== ember ==
Design calculator, start of the top module:
module calculator #(parameter BCDdigits = 2,parameter cols_count=4,parameter rows_count=4)(
                                                                                          input clk,rst,start,
                                                                                          output [cols_count-1:0] cols,
                                                                                          input [rows_count-1:0] rows,
                                                                                          output reg [7:0] digit1,digit2,digit3,digit4,
                                                                                          output reg sign);
Size in the first run: about 4900 cells after synthesis, ~110 flip-flops, roughly 44 I/O pins.
Settings: LEC_CHECK=0, ABC_AREA=0, CAP_MARGIN=0, CORE_ASPECT_RATIO=1.14, CORE_MARGIN=2, CORE_UTILIZATION=50, CTS_CLUSTER_DIAMETER=163, CTS_CLUSTER_SIZE=100, SLEW_MARGIN=25; clock period 140.0 ns.
run.sh (not shown) runs the stock make flow with config.mk's settings and CLKGATE_MAP_FILE=.
Modified inputs, maple compared to ember
Settings: CELL_PAD_IN_SITES_GLOBAL_PLACEMENT newly set to 1; GPL_ROUTABILITY_DRIVEN newly set to 1; CTS_CLUSTER_DIAMETER changed from 163 to 292; CAP_MARGIN changed from 0 to 35; CTS_CLUSTER_SIZE changed from 100 to 63; HOLD_SLACK_MARGIN newly set to 0.21; CORE_UTILIZATION changed from 50 to 36.
## What came out
Summary — area added between synthesis and finish, maple relative to ember: higher, by 1.4 points.
maple completed every stage of the flow, and the final layout passed the timing, DRC and antenna checks.
maple vs. ember: fraction of area in multi-input gates lost 1.1 points; core utilization went down 15 points; number of clock buffers in the layout now larger.
Changes in juniper relative to maple:
Settings: a change of CORE_UTILIZATION from 36 to 30; a deleted HOLD_SLACK_MARGIN that had been 0.21; an added PLACE_DENSITY_LB_ADDON of 0.13; a change of SLEW_MARGIN from 25 to 20; a change of CTS_CLUSTER_DIAMETER from 292 to 235; a change of CAP_MARGIN from 35 to 20; an added MAX_ROUTING_LAYER of met4; an added TNS_END_PERCENT of 10.
## What came out
The worst setup slack of juniper was superior to that of maple.
Wire: juniper routes more than maple
Number of vias per cell in juniper is 0.25 lower than in maple
Edits applied to the flow inputs when going from juniper to amber:
Settings: clearing TNS_END_PERCENT, which used to be 10; clearing CELL_PAD_IN_SITES_GLOBAL_PLACEMENT, which used to be 1; clearing PLACE_DENSITY_LB_ADDON, which used to be 0.13; swapping 20 for 35 in CAP_MARGIN; swapping 20 for 10 in SLEW_MARGIN; swapping 63 for 100 in CTS_CLUSTER_SIZE; swapping 235 for 396 in CTS_CLUSTER_DIAMETER; clearing MAX_ROUTING_LAYER, which used to be met4; clearing GPL_ROUTABILITY_DRIVEN, which used to be 1; swapping 30 for 57 in CORE_UTILIZATION.
Results
Compared with juniper, in amber buffering overhead did not really move, initial standard-cell utilization of the core has increased, wire length of the first global-routing pass saw a decrease, final-layout clock-cell area share comparable, via count rose 1.9%. juniper → amber: met2 demand-to-capacity share in global routing rose by 23 points; global-route usage rose by 13 points; maximum frequency rose by about 0.56%. amber against juniper: clock skew went down 0.0066 ns; met3 usage in global routing went up 2.6 points.
#### Input delta (violet over amber)
Settings: swapping 57 for 65 in CORE_UTILIZATION; swapping 100 for 63 in CTS_CLUSTER_SIZE; swapping 10 for 25 in SLEW_MARGIN; clearing CTS_CLUSTER_DIAMETER, which used to be 396; swapping 35 for 15 in CAP_MARGIN; swapping 140.0 for 80.0 in the clock period (ns, I/O delays scaled along).
Findings:
Per the final summary, violet finished and its layout is clean on timing, DRC and antenna.
Relative to amber, worst-case setup margin in the final layout has decreased by 41.25 ns in violet.
Clock tree cell share of total cell area of amber is on par with violet.
Looking at detail-routed net length per standard cell across amber and violet, the one that comes out lower is amber.
Iteration-0 DRC count of the detailed router was lower in amber than in violet.
Diff amber -> violet | critical path depth | up by a few percent
The final hold slack was comparable across amber and violet.
In the metrics for amber and violet, the one carrying the higher total of clock buffers placed in the layout is amber.
Of amber and violet, the run reporting the higher data arrival time at the worst-slack endpoint was amber.

========
calculator again, from the RTL that the note above started with.
export LEC_CHECK = 0
export ABC_AREA = 1
export CAP_MARGIN = 5
export CORE_MARGIN = 2
export CORE_UTILIZATION = 58
export CTS_CLUSTER_DIAMETER = 224
export MAX_ROUTING_LAYER = met4
export SLEW_MARGIN = 20
export TNS_END_PERCENT = 35
create_clock -name core_clock -period 48.2 [get_ports {clk}]
The first run failed in global routing (5_1_grt) with GRT-0232.
Edit:
--- a/flow/config.mk
+++ b/flow/config.mk
@@ -8,2 +8 @@
-export ABC_AREA = 1
-export CAP_MARGIN = 5
+export CAP_MARGIN = 20
@@ -11,3 +10 @@
-export CORE_UTILIZATION = 58
-export CTS_CLUSTER_DIAMETER = 224
-export MAX_ROUTING_LAYER = met4
+export CORE_UTILIZATION = 40
@@ -15 +11,0 @@
-export TNS_END_PERCENT = 35
==> flow/constraint.sdc (replaced) <==
create_clock -name core_clock -period 85.0 [get_ports {clk}]
set_input_delay 17.0000 -clock core_clock [delete_from_list [all_inputs] [get_ports {clk}]]
set_output_delay 17.0000 -clock core_clock [all_outputs]
set_load 0.01 [all_outputs]
- Now the flow passed the timing, DRC and antenna checks
- synthesized cell count fell by about 24%
- die size rises by about 26%
- synthesized area went down by about 13%

========
calculator again, from the RTL that the note above started with.
Settings: LEC_CHECK=0, ABC_AREA=1, CAP_MARGIN=20, CORE_MARGIN=2, CORE_UTILIZATION=68, CTS_CLUSTER_DIAMETER=147, CTS_CLUSTER_SIZE=99, PLACE_DENSITY=0.43, SLEW_MARGIN=20, TNS_END_PERCENT=20; clock period 56.9 ns.
The first run completed, yet does not pass: setup timing.
==> next run, changes <==
--- a/flow/config.mk
+++ b/flow/config.mk
@@ -10,7 +10,3 @@
 export CORE_MARGIN = 2
-export CORE_UTILIZATION = 68
-export CTS_CLUSTER_DIAMETER = 147
-export CTS_CLUSTER_SIZE = 99
-export PLACE_DENSITY = 0.43
+export CORE_UTILIZATION = 60
 export SLEW_MARGIN = 20
-export TNS_END_PERCENT = 20
==> flow/constraint.sdc (replaced) <==
create_clock -name core_clock -period 76.4 [get_ports {clk}]
set_input_delay 15.2800 -clock core_clock [delete_from_list [all_inputs] [get_ports {clk}]]
set_output_delay 15.2800 -clock core_clock [all_outputs]
set_load 0.01 [all_outputs]
With this change the flow completed with no timing, DRC or antenna violations.
Via count decreases by 13%.
Synthesized area is unchanged.
Utilization decreases by 21 points.
Cell area decreases by 15%.
Worst setup slack gets better by 7.5 ns.
Non-clock buffer count decreases by 547.
Synthesized cell count stays the same.
First-iteration DRC count decreases by 31%.
